==> flow/design.v (excerpt) <==
module gcd (
    input  logic        clk_i,
    input  logic        rst_i,
    input  logic        start_i,
    input  logic [31:0] a_i,
    input  logic [31:0] b_i,
    output logic        busy_o,
    output logic        valid_o,
    output logic [31:0] result_o
);
Size: about 1200 cells after synthesis, roughly 110 flip-flops, about 100 I/O pins, about 9600 um2 of cells after synthesis.
Settings: LEC_CHECK=0, ABC_AREA=0, CAP_MARGIN=20, CORE_ASPECT_RATIO=1.98, CORE_MARGIN=2, CORE_UTILIZATION=40, CTS_CLUSTER_DIAMETER=379, CTS_CLUSTER_SIZE=98, HOLD_SLACK_MARGIN=0.06, PLACE_DENSITY=0.37, SETUP_SLACK_MARGIN=-0.6, SLEW_MARGIN=20, TNS_END_PERCENT=10; clock period 6.0 ns.
run.sh (not shown) runs the stock make flow with config.mk's settings and CLKGATE_MAP_FILE=.
The baseline finished clean.
Then changed:
ABC_AREA = 1   (was 0)
CORE_ASPECT_RATIO = default   (was 1.98)
CORE_UTILIZATION = 68   (was 40)
CTS_CLUSTER_DIAMETER = default   (was 379)
CTS_CLUSTER_SIZE = default   (was 98)
HOLD_SLACK_MARGIN = default   (was 0.06)
SETUP_SLACK_MARGIN = default   (was -0.6)
TNS_END_PERCENT = 15   (was 10)
clock period = 3.04 ns   (was 6.0 ns; I/O delays follow)
Effect:
- The new run finished but failed the layout checks on setup timing
- non-clock buffer count increases by 45
- clock skew hardly moves
- die area came out lower by a quarter to a third
- register-to-register slack got worse by 1200 ps
- synthesized area rises by a little under a tenth
Then changed:
CELL_PAD_IN_SITES_DETAIL_PLACEMENT = 2   (was default)
CORE_UTILIZATION = 37   (was 68)
GPL_ROUTABILITY_DRIVEN = 0   (was default)
PLACE_DENSITY = 0.6   (was 0.37)
clock period = 6.0 ns   (was 3.04 ns; I/O delays follow)
After rerunning: The changed run passed the timing, DRC and antenna checks. Setup slack improved by 1500 ps. Final cell count rose by a few percent. Cell area fell by a few percent. Via count rose by roughly a tenth. Core utilization fell by 40 points. Count of clock-buffer cells in the layout fell by 1. Critical path depth rose by 8. Global-route usage fell by 1.9 points.

The RTL this note starts from:
==> flow/design.v <==
module gcd (
    input  logic        clk_i,
    input  logic        rst_i,
    input  logic        start_i,
    input  logic [31:0] a_i,
    input  logic [31:0] b_i,
    output logic        busy_o,
    output logic        valid_o,
    output logic [31:0] result_o
);
    logic [31:0] a, a_nxt;
    logic [31:0] b, b_nxt;
    logic [5:0]  k, k_nxt;           
    logic [31:0] result, result_nxt;
    typedef enum logic [3:0] {
        IDLE       = 4'b0000,
        LOAD       = 4'b0001,
        CHK_ZERO   = 4'b0010,
        FACTOR2    = 4'b0011,
        STRIP_A    = 4'b0100,
        STRIP_B    = 4'b0101,
        CMP        = 4'b0110,
        SUB        = 4'b0111,
        DONE       = 4'b1000
    } state_t;
    state_t state, state_nxt;
    logic a_is_zero, b_is_zero;
    logic both_even, a_even, b_even;
    logic a_gt_b;
    logic b_will_be_zero;           
    assign a_is_zero = (a == 0);
    assign b_is_zero = (b == 0);
    assign both_even = (a[0] == 0) && (b[0] == 0);
    assign a_even    = (a[0] == 0);
    assign b_even    = (b[0] == 0);
    assign a_gt_b    = (a > b);
    logic load_inputs, inc_k, shift_a, shift_b, swap, set_res;
    always_comb begin
        state_nxt   = state;
        load_inputs = 1'b0;
        inc_k       = 1'b0;
        shift_a     = 1'b0;
        shift_b     = 1'b0;
        swap        = 1'b0;
        set_res     = 1'b0;
        a_nxt      = a;
        b_nxt      = b;
        k_nxt      = k;
        result_nxt = result;
        b_will_be_zero = 1'b0;
        case (state)
            IDLE: begin
                if (start_i) begin
                    load_inputs = 1'b1;           
                    state_nxt   = LOAD;
                end
            end
            LOAD: begin
                a_nxt = a_i;                      
                b_nxt = b_i;
                k_nxt = 6'd0;                     
                state_nxt = CHK_ZERO;
            end
            CHK_ZERO: begin
                if (a_is_zero && b_is_zero) begin
                    set_res     = 1'b1;
                    result_nxt  = 32'd0;
                    state_nxt   = DONE;
                end else if (a_is_zero) begin
                    set_res     = 1'b1;
                    result_nxt  = b;
                    state_nxt   = DONE;
                end else if (b_is_zero) begin
                    set_res     = 1'b1;
                    result_nxt  = a;
                    state_nxt   = DONE;
                end else begin
                    state_nxt = FACTOR2;
                end
            end
            FACTOR2: begin
                if (both_even) begin
                    shift_a = 1'b1;
                    shift_b = 1'b1;
                    inc_k   = 1'b1;
                    a_nxt = a >> 1;
                    b_nxt = b >> 1;
                    k_nxt = k + 1'b1;
                    state_nxt = FACTOR2;           
                end else begin
                    state_nxt = STRIP_A;
                end
            end
            STRIP_A: begin
                if (a_even) begin
                    shift_a = 1'b1;
                    a_nxt   = a >> 1;
                    state_nxt = STRIP_A;
                end else begin
                    state_nxt = STRIP_B;
                end
            end
            STRIP_B: begin
                if (b_even) begin
                    shift_b = 1'b1;
                    b_nxt   = b >> 1;
                    state_nxt = STRIP_B;
                end else begin
                    state_nxt = CMP;
                end
            end
            CMP: begin
                if (a_gt_b) begin
                    swap  = 1'b1;
                    a_nxt = b;
                    b_nxt = a;
                end
                state_nxt = SUB;
            end
            SUB: begin
                b_nxt = b - a;                      
                b_will_be_zero = (b_nxt == 0);
                if (b_will_be_zero) begin
                    set_res     = 1'b1;
                    result_nxt  = a << k;         
                    state_nxt   = DONE;
                end else begin
                    state_nxt = STRIP_B;
                end
            end
            DONE: begin
                state_nxt = IDLE;                  
            end
            default: state_nxt = IDLE;            
        endcase
    end
    always_ff @(posedge clk_i or posedge rst_i) begin
        if (rst_i) begin
            a      <= 32'd0;
            b      <= 32'd0;
            k      <= 6'd0;
            result <= 32'd0;
        end else begin
            a      <= a_nxt;
            b      <= b_nxt;
            k      <= k_nxt;
            result <= result_nxt;
        end
    end
    always_ff @(posedge clk_i or posedge rst_i) begin
        if (rst_i)
            state <= IDLE;
        else
            state <= state_nxt;
    end
    always_ff @(posedge clk_i or posedge rst_i) begin
        if (rst_i) begin
            busy_o   <= 1'b0;
            valid_o  <= 1'b0;
            result_o <= 32'd0;
        end else begin
            busy_o   <= (state != IDLE) && (state != DONE);
            valid_o  <= set_res;                
            result_o <= result_nxt;
        end
    end
endmodule
Settings: LEC_CHECK=0, ABC_AREA=1, CAP_MARGIN=20, CELL_PAD_IN_SITES_DETAIL_PLACEMENT=0, CELL_PAD_IN_SITES_GLOBAL_PLACEMENT=3, CORE_MARGIN=10, CORE_UTILIZATION=69, GPL_ROUTABILITY_DRIVEN=0, GPL_TIMING_DRIVEN=0, MAX_ROUTING_LAYER=met4, PLACE_DENSITY=0.6, SETUP_SLACK_MARGIN=0.57, SLEW_MARGIN=40, TNS_END_PERCENT=15; clock period 6.0 ns.
The first run never finished: it broke off in global placement without I/O (3_1_place_gp_skip_io) (GPL-0301).
==> next run, changes <==
CELL_PAD_IN_SITES_DETAIL_PLACEMENT = not set   (was 0)
CELL_PAD_IN_SITES_GLOBAL_PLACEMENT = not set   (was 3)
CORE_ASPECT_RATIO = 1.98   (was not set)
CORE_MARGIN = 2   (was 10)
CORE_UTILIZATION = 40   (was 69)
CTS_CLUSTER_DIAMETER = 379   (was not set)
CTS_CLUSTER_SIZE = 98   (was not set)
GPL_ROUTABILITY_DRIVEN = not set   (was 0)
GPL_TIMING_DRIVEN = not set   (was 0)
MAX_ROUTING_LAYER = not set   (was met4)
PLACE_DENSITY = not set   (was 0.6)
PLACE_DENSITY_LB_ADDON = 0.28   (was not set)
SETUP_SLACK_MARGIN = not set   (was 0.57)
SLEW_MARGIN = 20   (was 40)
TNS_END_PERCENT = 10   (was 15)
Now the flow passed the timing, DRC and antenna checks.
Area after synthesis is unchanged.
Synthesized cell count does not change.
Die area grows by 34%.
==> next run, changes <==
ABC_AREA = 0   (was 1)
CELL_PAD_IN_SITES_DETAIL_PLACEMENT = 0   (was not set)
CELL_PAD_IN_SITES_GLOBAL_PLACEMENT = 3   (was not set)
CORE_ASPECT_RATIO = not set   (was 1.98)
CORE_MARGIN = 3   (was 2)
CORE_UTILIZATION = 69   (was 40)
CTS_CLUSTER_DIAMETER = not set   (was 379)
CTS_CLUSTER_SIZE = not set   (was 98)
GPL_ROUTABILITY_DRIVEN = 1   (was not set)
GPL_TIMING_DRIVEN = 0   (was not set)
MAX_ROUTING_LAYER = met4   (was not set)
PLACE_DENSITY = 0.6   (was not set)
PLACE_DENSITY_LB_ADDON = not set   (was 0.28)
SETUP_SLACK_MARGIN = 0.57   (was not set)
SLEW_MARGIN = 40   (was 20)
TNS_END_PERCENT = 15   (was 10)
- The changed run never finished: it broke off in global placement without I/O (3_1_place_gp_skip_io)
- synthesized cell count shrinks by 30%
- synthesized area shrinks by 7.4%
- die size shrinks by 44%
==> next run, changes <==
ABC_AREA = not set   (was 0)
CELL_PAD_IN_SITES_DETAIL_PLACEMENT = not set   (was 0)
CELL_PAD_IN_SITES_GLOBAL_PLACEMENT = not set   (was 3)
CORE_MARGIN = 2   (was 3)
CORE_UTILIZATION = 40   (was 69)
GPL_ROUTABILITY_DRIVEN = not set   (was 1)
GPL_TIMING_DRIVEN = not set   (was 0)
MAX_ROUTING_LAYER = not set   (was met4)
SETUP_SLACK_MARGIN = not set   (was 0.57)
SLEW_MARGIN = 20   (was 40)
TNS_END_PERCENT = not set   (was 15)
After rerunning: The new run completed without violations. Area after synthesis does not change. Die area went up by about 64%. Synthesized cell count stays the same.
